== ember ==
Design top, start of the top module:
module top(
  input clk,
  input rst_n,
  input din_rx,
  output dout_tx_s1,
  output dout_tx_s2,
  output [31:0] addr_tx_s1,
  output [31:0] addr_tx_s2
    );
  wire [7:0] dout_rx;
  wire valid_rx;
  wire [1:0] sel;
  wire [31:0] data;
  wire [31:0] addr_rx;
  wire en;
  wire valid_master;
  wire penable;
  wire pwrite_slave;
  wire pready_fsm;
  wire [1:0] psel_slave;
  wire pready_master;
  wire valid_slave;
  wire [31:0] addr_slave;
  wire test_valid;
  wire [31:0] din_tx;
  wire [31:0] data_fsm1;
  wire [31:0] data_fsm2;
  wire valid_fsm_s1;
  wire valid_fsm_s2;
  wire valid_tx;
  wire [7:0] data_tx;
  wire dout_tx_in;
  wire done;
  wire [31:0] addr_fsm1;
  wire [31:0] addr_fsm2;
  wire tx_busy;
  wire [65:0] psel_slave1;
  wire [65:0] psel_slave2;
  wire valid_tx2;
  wire [7:0] data_tx2;
  wire done2;
  wire tx_busy2;
  wire pready_fsm2;
  wire pready_fsm1;
  wire pready_fsm_mas;
  receiver dut0(
  .clk(clk),
  .rst_n(rst_n),
  .din(din_rx),
  .dout(dout_rx),
  .valid(valid_rx)
  );
  connection_receiver_master dut1(
  .clk(clk),
  .rst_n(rst_n),
  .valid_tx(valid_rx),
  .dout(dout_rx),
  .pselx_m(sel),
  .pwdata_m(data),
  .paddr_m(addr_rx),
  .pwrite_m(en),
  .pready(pready_fsm_mas),
  .valid(valid_master)
  );
  apb_master dut2(
  .pclk(clk),
  .prst_n(rst_n),
  .pwrite_m(en),
  .pwdata_m(data),
  .paddr_m(addr_rx),
  .pselx_m(sel),
  .pready(pready_fsm_mas),
  .valid(valid_master),
  .pwrite_s(pwrite_slave),
  .pselx_s(psel_slave),
  .penable(penable),
  .paddr_s(addr_slave),
  .pwdata_s(din_tx)
  );
  demux_slave dut3(
  .clk(clk),
  .sel(psel_slave),
  .data(din_tx),
  .addr(addr_slave),
  .psel_s1(psel_slave1),
  .psel_s2(psel_slave2)
  );
  mux_pready dut4(
  .clk(clk),
  .rst_n(rst_n),
  .sel(psel_slave),
  .pready(pready_fsm_mas),
  .pready_mas1(pready_fsm1),
  .pready_mas2(pready_fsm2)
  );
  slave dut5 (
  .penable(penable),
  .pwdata_in(psel_slave1[65:34]),
  .clk(clk),
  .rst_n(rst_n),
  .addr(psel_slave1[31:0]),
  .psel(psel_slave1[33:32]),
  .pready_tr_in(),
  .pwdata_out(data_fsm1),
  .valid_fsm(valid_fsm_s1),
  .pready_out(),
  .pwrite(pwrite_slave),
  .addr_out(addr_fsm1)
  );
  slave dut6 (
  .penable(penable),
  .pwdata_in(psel_slave2[65:34]),
  .clk(clk),
  .rst_n(rst_n),
  .addr(psel_slave2[31:0]),
  .psel(psel_slave2[33:32]),
  .pready_tr_in(),
  ...
For scale: roughly 2,000 cells after synthesis, ~18,000 µm² of cells after synthesis.
clock: 5.0 ns
lec_check: 0
abc_area: 0
cap_margin: 5
cell_pad_in_sites_global_placement: 1
core_margin: 2
core_utilization: 40
cts_cluster_size: 36
gpl_routability_driven: 1
gpl_timing_driven: 0
min_routing_layer: met1
place_density: 0.93
slew_margin: 20
run.sh (not shown) runs the stock make flow with config.mk's settings and CLKGATE_MAP_FILE=.
ember closes out successfully: all stages finished, all timing, DRC and antenna checks passed.
> inputs changed (ember -> nickel)
Settings: setting CORE_ASPECT_RATIO to 1.15 for the first time; setting CTS_CLUSTER_DIAMETER to 53 for the first time; changing CELL_PAD_IN_SITES_GLOBAL_PLACEMENT from 1 to 2; removing GPL_TIMING_DRIVEN (formerly 0); changing SLEW_MARGIN from 20 to 40; changing CTS_CLUSTER_SIZE from 36 to 80; setting CELL_PAD_IN_SITES_DETAIL_PLACEMENT to 2 for the first time; changing PLACE_DENSITY from 0.93 to 0.87; setting HOLD_SLACK_MARGIN to -0.08 for the first time; removing GPL_ROUTABILITY_DRIVEN (formerly 1); changing MIN_ROUTING_LAYER from met1 to met2; changing CAP_MARGIN from 5 to 20.
### Flow results
Diff ember..nickel | sequential group power | negligible. Number of signal-net buffers in the layout | nickel below ember. Per the comparison of nickel with ember, clock-buffer cell count lost 28, global-route wire length before repair picked up an extra about 24%, die width lost 15 µm, final critical-path setup slack lost 0.55 ns. Taking ember as the reference point, the total length of routed met3 wires of nickel rises by about 660%. Taking nickel over ember, the wire length the detailed router placed on met1 ratio works out to 0.

Setup of indigo:
Starting RTL as in the previous note.
export LEC_CHECK = 0
export CAP_MARGIN = 5
export CELL_PAD_IN_SITES_DETAIL_PLACEMENT = 0
export CORE_MARGIN = 10
export CORE_UTILIZATION = 72
export CTS_CLUSTER_DIAMETER = 346
export GPL_ROUTABILITY_DRIVEN = 0
export HOLD_SLACK_MARGIN = -0.08
export PLACE_DENSITY_LB_ADDON = 0.26
export SETUP_SLACK_MARGIN = 1.31
export SLEW_MARGIN = 15
create_clock -name core_clock -period 5.6 [get_ports {clk}]
Per the final summary, indigo finished and its layout is clean on timing, DRC and antenna.
What quartz does differently from indigo at the input level:
# indigo
export LEC_CHECK = 0
export CAP_MARGIN = 5
export CELL_PAD_IN_SITES_DETAIL_PLACEMENT = 0
export CORE_MARGIN = 10
export CORE_UTILIZATION = 72
export CTS_CLUSTER_DIAMETER = 346
export GPL_ROUTABILITY_DRIVEN = 0
export HOLD_SLACK_MARGIN = -0.08
export PLACE_DENSITY_LB_ADDON = 0.26
export SETUP_SLACK_MARGIN = 1.31
export SLEW_MARGIN = 15
create_clock -name core_clock -period 5.6 [get_ports {clk}]
# quartz
export LEC_CHECK = 0
export CAP_MARGIN = 20
export CORE_MARGIN = 2
export CORE_UTILIZATION = 72
export CTS_CLUSTER_DIAMETER = 392
export GPL_TIMING_DRIVEN = 1
export HOLD_SLACK_MARGIN = -0.08
export MAX_ROUTING_LAYER = met4
export MIN_ROUTING_LAYER = met1
export SLEW_MARGIN = 20
create_clock -name core_clock -period 2.96 [get_ports {clk}]
### Flow results
Final checks on quartz, whose flow otherwise completed, came back failing, citing setup timing.
Sort indigo and quartz by sequential portion of the cell area, ascending, and quartz comes first.
The setup slack of quartz is smaller than that of indigo.
Compared with indigo, quartz supports a higher clock frequency.
indigo -> quartz: critical path depth delta 0, exact match
From quartz to indigo, synthesized cell area did not move at all.
Critical path's slowest cell = or4b_4: quartz; critical path's slowest cell = dfxtp_2: indigo
Going from indigo to quartz, via count of the routed design level; clock-pin transition on the worst setup and hold timing paths level; growth of design area from synthesis to finish moved up.
#### Input delta (cedar over quartz)
# quartz
export LEC_CHECK = 0
export CAP_MARGIN = 20
export CORE_MARGIN = 2
export CORE_UTILIZATION = 72
export CTS_CLUSTER_DIAMETER = 392
export GPL_TIMING_DRIVEN = 1
export HOLD_SLACK_MARGIN = -0.08
export MAX_ROUTING_LAYER = met4
export MIN_ROUTING_LAYER = met1
export SLEW_MARGIN = 20
create_clock -name core_clock -period 2.96 [get_ports {clk}]
# cedar
export LEC_CHECK = 0
export CAP_MARGIN = 20
export CORE_MARGIN = 2
export CORE_UTILIZATION = 66
export CTS_CLUSTER_DIAMETER = 392
export GPL_TIMING_DRIVEN = 1
export HOLD_SLACK_MARGIN = 0.14
export MAX_ROUTING_LAYER = met4
export MIN_ROUTING_LAYER = met1
export SLEW_MARGIN = 20
create_clock -name core_clock -period 3.13 [get_ports {clk}]
==> results <==
Of quartz and cedar, just one finished clean: cedar.
cedar against quartz; non-clock buffer instance count of the final layout is down by more than 10%.
Diff quartz -> cedar | average vias per placed instance | decrease of about 2.8%
From quartz to cedar the numbers moved as follows: hold slack fell by 9.7 ps, post-route cell area stayed essentially flat, global-route total usage across every layer fell by 3.3 points.
What willow does differently from cedar at the input level:
# cedar
export LEC_CHECK = 0
export CAP_MARGIN = 20
export CORE_MARGIN = 2
export CORE_UTILIZATION = 66
export CTS_CLUSTER_DIAMETER = 392
export GPL_TIMING_DRIVEN = 1
export HOLD_SLACK_MARGIN = 0.14
export MAX_ROUTING_LAYER = met4
export MIN_ROUTING_LAYER = met1
export SLEW_MARGIN = 20
create_clock -name core_clock -period 3.13 [get_ports {clk}]
# willow
export LEC_CHECK = 0
export CAP_MARGIN = 20
export CORE_MARGIN = 2
export CORE_UTILIZATION = 64
export SETUP_SLACK_MARGIN = 0.76
export SLEW_MARGIN = 20
create_clock -name core_clock -period 4.03 [get_ports {clk}]
==> comparison <==
- Compared with cedar, willow shows a higher number of filler instances in the final layout.
- Compared with cedar, in willow delay of the slowest cell on the worst path up 60 ps, combinational power share about even, non-clock buffer count went down 17.
- Number of vias per cell shrinks slightly when moving from cedar to willow.
- Compared with cedar, in willow starting utilization of the core area -2.1 points; worst hold slack +5.3 ps; number of standard cells in the layout, taps in and fillers out ~0 delta.
Inputs modified between willow and fjord:
# willow
export LEC_CHECK = 0
export CAP_MARGIN = 20
export CORE_MARGIN = 2
export CORE_UTILIZATION = 64
export SETUP_SLACK_MARGIN = 0.76
export SLEW_MARGIN = 20
create_clock -name core_clock -period 4.03 [get_ports {clk}]
# fjord
export LEC_CHECK = 0
export ABC_AREA = 1
export CAP_MARGIN = 5
export CELL_PAD_IN_SITES_GLOBAL_PLACEMENT = 3
export CORE_MARGIN = 2
export CORE_UTILIZATION = 40
export SLEW_MARGIN = 20
create_clock -name core_clock -period 5.0 [get_ports {clk}]
==> results <==
fjord: data-path buffer share of cell area in the final layout is 0.61 points lower than what willow reported.
Compared with willow, fjord shows area occupied by multi-input gates higher by about 9%.
willow ended up with fewer cell instances than fjord did.
Number of filler cells placed in the layout (fjord over willow): increase, 140%
The final reports for fjord and willow show area of the core higher in the former.
Looking at worst setup slack, fjord sits above willow.
--- input diff fjord..maple ---
# fjord
export LEC_CHECK = 0
export ABC_AREA = 1
export CAP_MARGIN = 5
export CELL_PAD_IN_SITES_GLOBAL_PLACEMENT = 3
export CORE_MARGIN = 2
export CORE_UTILIZATION = 40
export SLEW_MARGIN = 20
create_clock -name core_clock -period 5.0 [get_ports {clk}]
# maple
export LEC_CHECK = 0
export ABC_AREA = 1
export CAP_MARGIN = 20
export CORE_MARGIN = 2
export CORE_UTILIZATION = 70
export CTS_CLUSTER_DIAMETER = 130
export SLEW_MARGIN = 20
create_clock -name core_clock -period 2.27 [get_ports {clk}]
- Ran to the end and failed final checks on setup timing: maple.
- maple vs. fjord: number of nets with antenna violations after detailed routing closely matched the old numbers, worst setup slack for register-to-register paths fell 1760 ps, total length of routed wires down 3.2%, floorplan die height lost 24%, maximum fanout encountered on the critical timing path went down 17.
- Final design utilization ended up 40 points higher on maple than on fjord.
- Looking at proportion of total power due to net switching, maple sits below fjord.
- Looking at cell kind with the greatest summed area, the flip-flops and latches result is from fjord; the combinational gates one comes from maple.
Power and IR drop assume default switching activity.
